==> lagoon: inputs <==
// my_chip
module my_chip (
    input logic [11:0] io_in,  
    output logic [11:0] io_out,  
    input logic clock,
    input logic reset  
);
clock: 5.36 ns
lec_check: 0
abc_area: 1
cap_margin: 20
cell_pad_in_sites_detail_placement: 1
core_margin: 3
core_utilization: 40
cts_cluster_size: 25
hold_slack_margin: 0.22
max_routing_layer: met4
slew_margin: 25
run.sh (not shown) runs the stock make flow with config.mk's settings and CLKGATE_MAP_FILE=.
==> raven: changes against lagoon <==
Settings changed: CELL_PAD_IN_SITES_DETAIL_PLACEMENT 1 to not set, CTS_CLUSTER_SIZE 25 to 13, HOLD_SLACK_MARGIN 0.22 to not set, MAX_ROUTING_LAYER met4 to met5, SLEW_MARGIN 25 to 20.
==> flow/constraint.sdc (replaced) <==
create_clock -name core_clock -period 10.0 [get_ports {clock}]
set_input_delay 2.0000 -clock core_clock [delete_from_list [all_inputs] [get_ports {clock}]]
set_output_delay 2.0000 -clock core_clock [all_outputs]
set_load 0.01 [all_outputs]
==> delta: changes against lagoon <==
Settings changed: ABC_AREA 1 to not set, CELL_PAD_IN_SITES_DETAIL_PLACEMENT 1 to not set, CELL_PAD_IN_SITES_GLOBAL_PLACEMENT set to 2, CORE_MARGIN 3 to 2, CTS_CLUSTER_SIZE 25 to not set, HOLD_SLACK_MARGIN 0.22 to not set, PLACE_DENSITY_LB_ADDON set to 0.22, SLEW_MARGIN 25 to 35.
==> flow/constraint.sdc (replaced) <==
create_clock -name core_clock -period 10.0 [get_ports {clock}]
set_input_delay 2.0000 -clock core_clock [delete_from_list [all_inputs] [get_ports {clock}]]
set_output_delay 2.0000 -clock core_clock [all_outputs]
set_load 0.01 [all_outputs]
==> results.sh <==
# yosys + openroad results
export IMPL_layout_nonclk_buf_frac=0.0146
export IMPL_dpl_cell_area_um2=10700
export IMPL_yosys_area_um2=10200
export IMPL_run_status="no timing/DRC/antenna violations"
export IMPL_fin_nets=1447
export IMPL_relSlewSlack=0.290
export IMPL_min_period_ns=4.11
export IMPL_p_leak_nw=5.38
export IMPL_sh_comb_area=0.492
export IMPL_antenna_cells=0
export IMPL_place_hpwl_um=21400
export IMPL_viasPerCell=5.40
the above is filed under lagoon

==> results.sh <==
# yosys + openroad results
export IMPL_clock_tree_buffer_depth=2
export IMPL_start_kind="flip-flop"
export IMPL_min_period_ns=4.42
export IMPL_place_hpwl_um=14900
export IMPL_core_area_um2=23400
export IMPL_io_pins=26
export IMPL_relSlewSlack=0.413
export IMPL_simple_gate_share=0.199
export IMPL_run_status="no timing/DRC/antenna violations"
export IMPL_yosys_area_um2=9530
export IMPL_p_leak_nw=4.75
export IMPL_synth_adder_area_share=0.114
export IMPL_htreeDepth=4
export IMPL_top_area_cell="dfrtp_1"
export IMPL_die_w_um=158
export IMPL_fin_nets=1114
export IMPL_switching_power_w=0.000305
export IMPL_sh_comb_area=0.508
export IMPL_seq_power_w=0.000627
the above is filed under delta

==> results.sh <==
# yosys + openroad results
export IMPL_run_status="no timing/DRC/antenna violations"
export IMPL_fin_nets=1444
export IMPL_sh_comb_area=0.496
export IMPL_viasPerCell=5.21
export IMPL_antenna_cells=0
export IMPL_fin_setup_tns_ns=0
export IMPL_layout_nonclk_buf_frac=0.0127
export IMPL_relSlewSlack=0.348
export IMPL_yosysSeqAreaShare=0.370
export IMPL_syn_cell_area_um2=10200
export IMPL_place_hpwl_um=18500
export IMPL_dpl_cell_area_um2=10600
export IMPL_reg2regPathDepth=15
export IMPL_yosys_area_um2=10200
export IMPL_min_period_ns=4.06
the above is filed under raven



==> try-willow <==
my_chip again, from the RTL that the note above started with.
==> flow/config.mk <==
export PLATFORM = sky130hd
export DESIGN_NAME = my_chip
export DESIGN_NICKNAME = my_chip
export VERILOG_FILES = /design/flow/design.v
export SDC_FILE = /design/flow/constraint.sdc
export NUM_CORES = 4
export LEC_CHECK = 0
export ABC_AREA = 1
export CAP_MARGIN = 20
export CELL_PAD_IN_SITES_DETAIL_PLACEMENT = 0
export CORE_MARGIN = 2
export CORE_UTILIZATION = 71
export CTS_CLUSTER_DIAMETER = 398
export CTS_CLUSTER_SIZE = 99
export MAX_ROUTING_LAYER = met4
export PLACE_DENSITY_LB_ADDON = 0.3
export SETUP_SLACK_MARGIN = 0.78
export SLEW_MARGIN = 20
export TNS_END_PERCENT = 45
==> flow/constraint.sdc <==
create_clock -name core_clock -period 4.73 [get_ports {clock}]
set_input_delay 0.9460 -clock core_clock [delete_from_list [all_inputs] [get_ports {clock}]]
set_output_delay 0.9460 -clock core_clock [all_outputs]
set_load 0.01 [all_outputs]
==> try-indigo: changes against try-willow <==
==> flow/config.mk (replaced) <==
export PLATFORM = sky130hd
export DESIGN_NAME = my_chip
export DESIGN_NICKNAME = my_chip
export VERILOG_FILES = /design/flow/design.v
export SDC_FILE = /design/flow/constraint.sdc
export NUM_CORES = 4
export LEC_CHECK = 0
export ABC_AREA = 0
export CAP_MARGIN = 20
export CELL_PAD_IN_SITES_DETAIL_PLACEMENT = 0
export CORE_ASPECT_RATIO = 0.91
export CORE_MARGIN = 2
export CORE_UTILIZATION = 50
export MAX_ROUTING_LAYER = met4
export PLACE_DENSITY = 0.51
export SETUP_SLACK_MARGIN = 1.28
export SLEW_MARGIN = 20
export TNS_END_PERCENT = 45
==> flow/constraint.sdc (replaced) <==
create_clock -name core_clock -period 4.59 [get_ports {clock}]
set_input_delay 0.9180 -clock core_clock [delete_from_list [all_inputs] [get_ports {clock}]]
set_output_delay 0.9180 -clock core_clock [all_outputs]
set_load 0.01 [all_outputs]
==> try-onyx: changes against try-willow <==
==> flow/config.mk (replaced) <==
export PLATFORM = sky130hd
export DESIGN_NAME = my_chip
export DESIGN_NICKNAME = my_chip
export VERILOG_FILES = /design/flow/design.v
export SDC_FILE = /design/flow/constraint.sdc
export NUM_CORES = 4
export LEC_CHECK = 0
export CAP_MARGIN = 20
export CORE_MARGIN = 2
export CORE_UTILIZATION = 72
export SLEW_MARGIN = 20
==> flow/constraint.sdc (replaced) <==
create_clock -name core_clock -period 4.25 [get_ports {clock}]
set_input_delay 0.8500 -clock core_clock [delete_from_list [all_inputs] [get_ports {clock}]]
set_output_delay 0.8500 -clock core_clock [all_outputs]
set_load 0.01 [all_outputs]
==> node_exporter_impl.prom <==
# HELP chip_impl_metric Physical implementation figures
# TYPE chip_impl_metric gauge
chip_impl_metric{name="pwr-share-clk",unit=""} 0.488
chip_impl_metric{name="detail_route.wirelength.met1",unit="mm"} 10.42
chip_impl_metric{name="worst_setup_timing_slack_at_the_placement_stage",unit="ps"} 444.8
chip_impl_metric{name="floorplan.die_area",unit="sq um"} 20180
chip_impl_metric{name="pwr-share-comb",unit=""} 0.020
chip_impl_metric{name="routed_via_density",unit=""} 5.799
chip_impl_info{name="run_status",value="no timing/DRC/antenna violations"} 1
[end of results for try-indigo]
==> node_exporter_impl.prom <==
# HELP chip_impl_metric Physical implementation figures
# TYPE chip_impl_metric gauge
chip_impl_metric{name="pwr-share-clk",unit=""} 0.482
chip_impl_metric{name="pwr-share-comb",unit=""} 0.021
chip_impl_metric{name="routed_via_density",unit=""} 6.336
chip_impl_metric{name="detail_route.wirelength.met1",unit="mm"} 9.410
chip_impl_info{name="run_status",value="no timing/DRC/antenna violations"} 1
chip_impl_metric{name="worst_setup_timing_slack_at_the_placement_stage",unit="ps"} 283.7
[end of results for try-onyx]
==> node_exporter_impl.prom <==
# HELP chip_impl_metric Physical implementation figures
# TYPE chip_impl_metric gauge
chip_impl_metric{name="floorplan.die_area",unit="sq um"} 15400
chip_impl_metric{name="detail_route.wirelength.met1",unit="mm"} 11.51
chip_impl_info{name="run_status",value="no timing/DRC/antenna violations"} 1
chip_impl_metric{name="placedInstanceArea",unit="sq um"} 10520
chip_impl_metric{name="routed_via_density",unit=""} 6.029
chip_impl_metric{name="worst_setup_timing_slack_at_the_placement_stage",unit="ps"} 776.2
chip_impl_metric{name="pwr-share-clk",unit=""} 0.499
chip_impl_metric{name="post_synth_edffs",unit=""} 0
chip_impl_metric{name="met2RoutedLength",unit="mm"} 11.93
chip_impl_metric{name="pwr-share-comb",unit=""} 0.019
[end of results for try-willow]


==> inputs of 11-07 <==
Starting RTL as in the previous note.
Settings: LEC_CHECK=0, ABC_AREA=1, CAP_MARGIN=20, CORE_MARGIN=2, CORE_UTILIZATION=72, CTS_CLUSTER_DIAMETER=29, CTS_CLUSTER_SIZE=72, PLACE_DENSITY_LB_ADDON=0.28, SETUP_SLACK_MARGIN=0.8, SLEW_MARGIN=0; clock period 3.13 ns.
==> 12-14 (differences from 11-07) <==
==> flow/config.mk (replaced) <==
export PLATFORM = sky130hd
export DESIGN_NAME = my_chip
export DESIGN_NICKNAME = my_chip
export VERILOG_FILES = /design/flow/design.v
export SDC_FILE = /design/flow/constraint.sdc
export NUM_CORES = 4
export LEC_CHECK = 0
export ABC_AREA = 1
export CAP_MARGIN = 40
export CORE_ASPECT_RATIO = 0.5
export CORE_MARGIN = 2
export CORE_UTILIZATION = 72
export CTS_CLUSTER_DIAMETER = 397
export CTS_CLUSTER_SIZE = 97
export PLACE_DENSITY_LB_ADDON = 0.3
export SETUP_SLACK_MARGIN = 0.15
export SLEW_MARGIN = 0
==> flow/constraint.sdc (replaced) <==
create_clock -name core_clock -period 2.45 [get_ports {clock}]
set_input_delay 0.4900 -clock core_clock [delete_from_list [all_inputs] [get_ports {clock}]]
set_output_delay 0.4900 -clock core_clock [all_outputs]
set_load 0.01 [all_outputs]
==> results <==
                                                                                                              11-07                                         12-14
Post-cts gate resize count                                                                                       14                                            27
Placement Rows                                                                                                   43                                            30
Final setup skew                                                                                            9.84 ps                                       15.4 ps
Routability congestion estimate from global placement                                                          1.04                                          1.05
Outcome                                                                                             failed layout checks                          failed layout checks
Reasons for failing layout checks                                                              negative setup slack                          negative setup slack
Clk. pwr                                                                                                    2180 µW                                       2760 µW
Die x size                                                                                                   123 µm                                        173 µm
Multi-input combinational gate total                                                                            972                                           971
Peak fanout along the critical path                                                                               5                                             3
Global Route Usage Sum                                                                                        0.366                                         0.422
GR Layer Usage met3                                                                                          0.0867                                         0.109
Warning total across the stage logs                                                                              60                                            59
Pleak                                                                                                    0.00553 µW                                    0.00568 µW
Nets                                                                                                          1,478                                         1,511
Util after Layout                                                                                             0.832                                         0.866
Instance count after placement with tap cells included                                                        1,544                                         1,581
Metal2 WL                                                                                                 13,100 µm                                     14,400 µm
Via count of the first global-routing pass                                                                    9,184                                        10,100
Share of final layout cell area taken by clock buffers and inverters                                         0.0531                                        0.0505
Endpoint, Worst Hold                                                  chipInterface_inst.enter0_sync_.button_dff[1]  chipInterface_inst.clear_sync_.button_dff[1]
Clock network fraction of total power                                                                         0.511                                         0.508
Number of standard cells in the layout, taps in and fillers out                                               1,580                                         1,625
Power drawn by the combinational cells                                                                      79.2 µW                                        104 µW
No activity file was given, so power comes from the tool's default toggle rates.
